job 104:
## CONV
module CONV(
	input			clk,               
	input			reset,             
	output reg		busy,	            
	input			ready,	            
	output reg[11:0]	iaddr,            
	input signed[19:0]	idata,            
	output reg 	     cwr,              
	output reg[11:0] 	caddr_wr,         
	output reg[19:0] 	cdata_wr,         
	output reg	 crd,               
	output reg[11:0]	caddr_rd,         
	input	[19:0]		cdata_rd,         
	output reg[2:0] 	csel              
);
parameter signed bias = 40'h0013100000;    
parameter signed K0_0 = 20'h0A89E;         
parameter signed K0_1 = 20'h092D5;         
parameter signed K0_2 = 20'h06D43;         
parameter signed K0_3 = 20'h01004;         
parameter signed K0_4 = 20'hF8F71;         
parameter signed K0_5 = 20'hF6E54;         
parameter signed K0_6 = 20'hFA6D7;         
parameter signed K0_7 = 20'hFC834;         
parameter signed K0_8 = 20'hFAC19;         
parameter IDLE       = 3'd0;    
parameter READ_CONV  = 3'd1;    
parameter WRITE_L0   = 3'd2;    
parameter DELAY1     = 3'd3;    
parameter READ_L0    = 3'd4;    
parameter WRITE_L1   = 3'd5;    
parameter DELAY2     = 3'd6;    
parameter FINISH     = 3'd7;    
reg [5:0] x, y, L1_x, L1_y;             
reg [3:0] counter_kdata, counter_kaddr;   
reg [2:0] counter_layer1;	            
reg [2:0] current_state, next_state;    
reg signed [19:0] Kernel;               
reg signed [39:0] conv_sum;             
reg signed [19:0] idata_tmp;            
wire signed [39:0] data_conv;
wire signed [19:0] conv_result;
assign data_conv = Kernel * idata_tmp;              
  ...
Size in the first run: about 110 I/O pins.
clock: 4.55 ns
lec_check: 0
abc_area: 1
cap_margin: 35
core_margin: 2
core_utilization: 72
cts_cluster_size: 14
place_density: 0.42
setup_slack_margin: -0.19
slew_margin: 20
tns_end_percent: 30
run.sh (not shown) runs the stock make flow with config.mk's settings and CLKGATE_MAP_FILE=.
Job 104 got as far as 5_1_grt, where a tool error ended the run.
## Diff of input files: job 101 against job 104
Settings: SETUP_SLACK_MARGIN: -0.19 -> unset; CTS_CLUSTER_SIZE: 14 -> unset; ABC_AREA: 1 -> unset; CORE_UTILIZATION: 72 -> 30; PLACE_DENSITY: 0.42 -> unset; CAP_MARGIN: 35 -> 20; TNS_END_PERCENT: 30 -> unset; the clock period (ns, I/O delays scaled along): 4.55 -> 8.79.
--- outcome ---
- Compared with job 104, in job 101 post-detailed-placement cell area down 3100 um2; number of buffers inserted by hold repair at cts flat; number of instances in the placed design down 301.
- On job 101: floorplan row count is 53% higher than what job 104 gave.
- Number of standard cells after synthesis sits lower in job 101 than in job 104.
- Re fraction of the mapped netlist area in adder cells: job 104 was lower than job 101.
- Summary of job 101 over job 104: post-synthesis cell type count picked up an extra about 20%; post-synthesis share of cell area spent on and, or, nand and nor gates lost 6.6 points.
- Job 101: PASS, flow complete, no timing, DRC or antenna violations
- Going from job 104 to job 101, area after synthesis shrinks by about 4%.

========
The RTL this note starts from:
==> flow/design.v <==
module CONV(
	input			clk,               
	input			reset,             
	output reg		busy,	            
	input			ready,	            
	output reg[11:0]	iaddr,            
	input signed[19:0]	idata,            
	output reg 	     cwr,              
	output reg[11:0] 	caddr_wr,         
	output reg[19:0] 	cdata_wr,         
	output reg	 crd,               
	output reg[11:0]	caddr_rd,         
	input	[19:0]		cdata_rd,         
	output reg[2:0] 	csel              
);
parameter signed bias = 40'h0013100000;    
parameter signed K0_0 = 20'h0A89E;         
parameter signed K0_1 = 20'h092D5;         
parameter signed K0_2 = 20'h06D43;         
parameter signed K0_3 = 20'h01004;         
parameter signed K0_4 = 20'hF8F71;         
parameter signed K0_5 = 20'hF6E54;         
parameter signed K0_6 = 20'hFA6D7;         
parameter signed K0_7 = 20'hFC834;         
parameter signed K0_8 = 20'hFAC19;         
parameter IDLE       = 3'd0;    
parameter READ_CONV  = 3'd1;    
parameter WRITE_L0   = 3'd2;    
parameter DELAY1     = 3'd3;    
parameter READ_L0    = 3'd4;    
parameter WRITE_L1   = 3'd5;    
parameter DELAY2     = 3'd6;    
parameter FINISH     = 3'd7;    
reg [5:0] x, y, L1_x, L1_y;             
reg [3:0] counter_kdata, counter_kaddr;   
reg [2:0] counter_layer1;	            
reg [2:0] current_state, next_state;    
reg signed [19:0] Kernel;               
reg signed [39:0] conv_sum;             
reg signed [19:0] idata_tmp;            
wire signed [39:0] data_conv;
wire signed [19:0] conv_result;
assign data_conv = Kernel * idata_tmp;              
assign conv_result[19:0] = conv_sum[35:16] + conv_sum[15];   
always@(*) begin
	case(counter_kdata)
		4'd1: Kernel = K0_0;
		4'd2: Kernel = K0_1;
		4'd3: Kernel = K0_2;
		4'd4: Kernel = K0_3;
		4'd5: Kernel = K0_4;
		4'd6: Kernel = K0_5;
		4'd7: Kernel = K0_6;
		4'd8: Kernel = K0_7;
		4'd9: Kernel = K0_8;
		default: Kernel = 0;
	endcase
end
always@(posedge clk or posedge reset) begin
	if(reset) 
		current_state <= IDLE;
	else 
		current_state <= next_state;
end
always @(*) begin
	case (current_state)
		IDLE:       next_state = (ready) ? READ_CONV : IDLE;
		READ_CONV:  next_state = (counter_kdata == 4'd10) ? WRITE_L0 : READ_CONV;  
		WRITE_L0:   next_state = DELAY1;
		DELAY1:     next_state = (x == 6'd0 && y == 6'd0) ? READ_L0 : READ_CONV;
		READ_L0:    next_state = (counter_layer1 == 3'd4) ? WRITE_L1 : READ_L0;
		WRITE_L1:   next_state = DELAY2;
		DELAY2:     next_state = (L1_x == 6'd0 && L1_y == 6'd0) ? FINISH : READ_L0;
		FINISH:     next_state = FINISH;
		default:    next_state = IDLE;
	endcase
end
always@(posedge clk or posedge reset) begin
	if(reset) begin 
		iaddr <= 12'd0;
	end else if(current_state == READ_CONV) begin 
		case(counter_kaddr)
			4'd0: iaddr <= (y-1)*64 + x-1;
			4'd1: iaddr <= (y-1)*64 + x;
			4'd2: iaddr <= (y-1)*64 + x+1;
			4'd3: iaddr <= y*64 + x-1;
			4'd4: iaddr <= y*64 + x;		 
			4'd5: iaddr <= y*64 + x+1;		
			4'd6: iaddr <= (y+1)*64 + x-1;
			4'd7: iaddr <= (y+1)*64 + x;
			4'd8: iaddr <= (y+1)*64 + x+1;
			default: iaddr <= iaddr;
		endcase
	end
end
always@(posedge clk or posedge reset) begin
	if(reset) 
		counter_kaddr <= 4'd0;
	else if(current_state == READ_CONV) 
		counter_kaddr <= counter_kaddr + 4'd1;
	else 
		counter_kaddr <= counter_kaddr;
end
always@(posedge clk or posedge reset) begin
	if(reset) 
		idata_tmp <= 0;
	else if(current_state == READ_CONV) begin
		case(counter_kdata)
			4'd0: idata_tmp <= (x == 0 || y == 0) ? 20'd0 : idata;
			4'd1: idata_tmp <= (y == 0) ? 20'd0 : idata;
			4'd2: idata_tmp <= (x == 63 || y == 0) ? 20'd0 : idata;
			4'd3: idata_tmp <= (x == 0) ? 20'd0 : idata;
			4'd4: idata_tmp <= idata;
			4'd5: idata_tmp <= (x == 63) ? 20'd0 : idata;
			4'd6: idata_tmp <= (x == 0 || y == 63) ? 20'd0 : idata;
			4'd7: idata_tmp <= (y == 63) ? 20'd0 : idata;
			4'd8: idata_tmp <= (x == 63 || y == 63) ? 20'd0 : idata;
			default: idata_tmp <= idata_tmp;
		endcase
	end 
end
always@(posedge clk or posedge reset) begin
	if(reset) 
		conv_sum <= 40'd0;
	else if(current_state == READ_CONV) begin
		if(counter_kdata == 0) 
			conv_sum <= 40'd0;
		else if(counter_kdata == 10)     
			conv_sum <= conv_sum + bias;
		else  
			conv_sum <= conv_sum + data_conv;  
	end
end
always@(posedge clk or posedge reset) begin
	if(reset) 
		busy <= 0;
	else if(ready) 
		busy <= 1; 
	else if(current_state == FINISH) 
		busy <= 0;
end
always@(posedge clk or posedge reset) begin
	if(reset) 
		cwr <= 1'd0;
	else if(current_state == WRITE_L0 || current_state == WRITE_L1)
		cwr <= 1'd1;
	else 
		cwr <= 1'd0;
end
always@(posedge clk or posedge reset) begin
	if(reset) 
		crd <= 1'd0;
	else if(current_state == READ_L0) 
		crd <= 1'd1;
	else 
		crd <= 1'd0;
end
always@(posedge clk or posedge reset) begin
	if(reset) 
		csel <= 3'b000;
	else if(current_state == WRITE_L0) 
		csel <= 3'b001;
	else if(current_state == WRITE_L1) 
		csel <= 3'b011;
	else if(current_state == READ_L0) 
		csel <= 3'b001;
	else 
		csel <= csel;
end
always@(posedge clk or posedge reset) begin
	if(reset) 
		caddr_rd <= 12'd0;
	else if(current_state == READ_L0) begin
		case(counter_layer1)
			3'd0: caddr_rd <= L1_y*64 + L1_x;
			3'd1: caddr_rd <= L1_y*64 + L1_x+1;
			3'd2: caddr_rd <= (L1_y+1)*64 + L1_x;
			3'd3: caddr_rd <= (L1_y+1)*64 + L1_x+1;
		endcase 
	end
end
always@(posedge clk or posedge reset) begin
	if(reset) 
		caddr_wr <= 0;
	else if(current_state == WRITE_L0)  
		caddr_wr <= y * 64 + x; 
	else if(current_state == WRITE_L1)  
		caddr_wr <= (L1_y/2) * 32 + (L1_x/2);  
end
reg signed [19:0] current_max;
always@(posedge clk or posedge reset) begin
	if(reset) begin
		cdata_wr <= 20'd0;
		current_max <= 20'd0; 
	end else begin
		case(current_state)
			WRITE_L0:  
				cdata_wr <= (conv_sum[39]) ? 20'd0 : conv_result;
			READ_L0: begin				
				if(counter_layer1 == 3'd1) begin	 
					current_max <= cdata_rd; 		 
				end else begin
					current_max <= (cdata_rd > current_max) ? cdata_rd : current_max;
				end
			end
			WRITE_L1: begin
				cdata_wr <= current_max;
				current_max <= 20'h00000;  
			end
			default: begin
			end
		endcase
	end
end
always@(posedge clk or posedge reset) begin
	if(reset) begin
		x <= 6'd0; 
		y <= 6'd0;
	end else if(current_state == WRITE_L0) begin
		if(x == 6'd63) begin  
			x <= 6'd0;
			y <= y + 6'd1;
		end else begin
			x <= x + 6'd1;
		end
	end
end
always@(posedge clk or posedge reset) begin
	if(reset) begin
		L1_x <= 6'd0; 
		L1_y <= 6'd0;
	end else if(current_state == WRITE_L1) begin
		if(L1_x == 6'd62) begin
			L1_x <= 0;
			L1_y <= L1_y + 2;
		end else begin
			L1_x <= L1_x + 2;
		end
	end
end
always@(posedge clk or posedge reset) begin
	if(reset) 
		counter_kdata <= 4'd0;
	else 
		counter_kdata <= counter_kaddr;
end
always@(posedge clk or posedge reset) begin
	if(reset) 
		counter_layer1 <= 0;
	else if(current_state == READ_L0) 
		counter_layer1 <= counter_layer1 + 3'd1;
	else 
		counter_layer1 <= 0;
end
endmodule
==> flow/config.mk <==
export PLATFORM = sky130hd
export DESIGN_NAME = CONV
export DESIGN_NICKNAME = CONV
export VERILOG_FILES = /design/flow/design.v
export SDC_FILE = /design/flow/constraint.sdc
export NUM_CORES = 4
export LEC_CHECK = 0
export CAP_MARGIN = 20
export CORE_ASPECT_RATIO = 0.9
export CORE_MARGIN = 2
export CORE_UTILIZATION = 72
export GPL_ROUTABILITY_DRIVEN = 1
export MAX_ROUTING_LAYER = met4
export PLACE_DENSITY_LB_ADDON = 0.01
export SETUP_SLACK_MARGIN = 1.32
export SLEW_MARGIN = 20
export TNS_END_PERCENT = 5
==> flow/constraint.sdc <==
create_clock -name core_clock -period 7.76 [get_ports {clk}]
set_input_delay 1.5520 -clock core_clock [delete_from_list [all_inputs] [get_ports {clk}]]
set_output_delay 1.5520 -clock core_clock [all_outputs]
set_load 0.01 [all_outputs]
The first run finished but fails on setup timing.
Edit:
CORE_ASPECT_RATIO = default   (was 0.9)
CORE_UTILIZATION = 65   (was 72)
GPL_ROUTABILITY_DRIVEN = default   (was 1)
MAX_ROUTING_LAYER = default   (was met4)
PLACE_DENSITY_LB_ADDON = default   (was 0.01)
SETUP_SLACK_MARGIN = default   (was 1.32)
TNS_END_PERCENT = default   (was 5)
clock period = 5.58 ns   (was 7.76 ns; I/O delays follow)
After rerunning: The changed run produced a layout that fails on setup timing; setup slack is worse by 2.1 ns; worst hold slack stays flat; via count grows by 3.0%; utilization is lower by 2.3 points; design area goes up by about 9%; wire length rises by about 4.4%; non-clock buffer count grows by 220; area after synthesis does not change; combinational power went up by 74%; global-route usage came out lower by 4.7 points.
Edit:
CORE_UTILIZATION = 70   (was 65)
HOLD_SLACK_MARGIN = -0.1   (was default)
SETUP_SLACK_MARGIN = 1.6   (was default)
What happened: The changed run completed, yet does not pass: setup timing; power went up by 8.8%; routed wire length went up by 23%; clock skew stays flat; combinational power went up by 12%; final area is about the same; sequential power is about the same; worst setup slack gets worse by 0.73 ns; sequential cell count does not change.
Power and IR drop assume default switching activity.
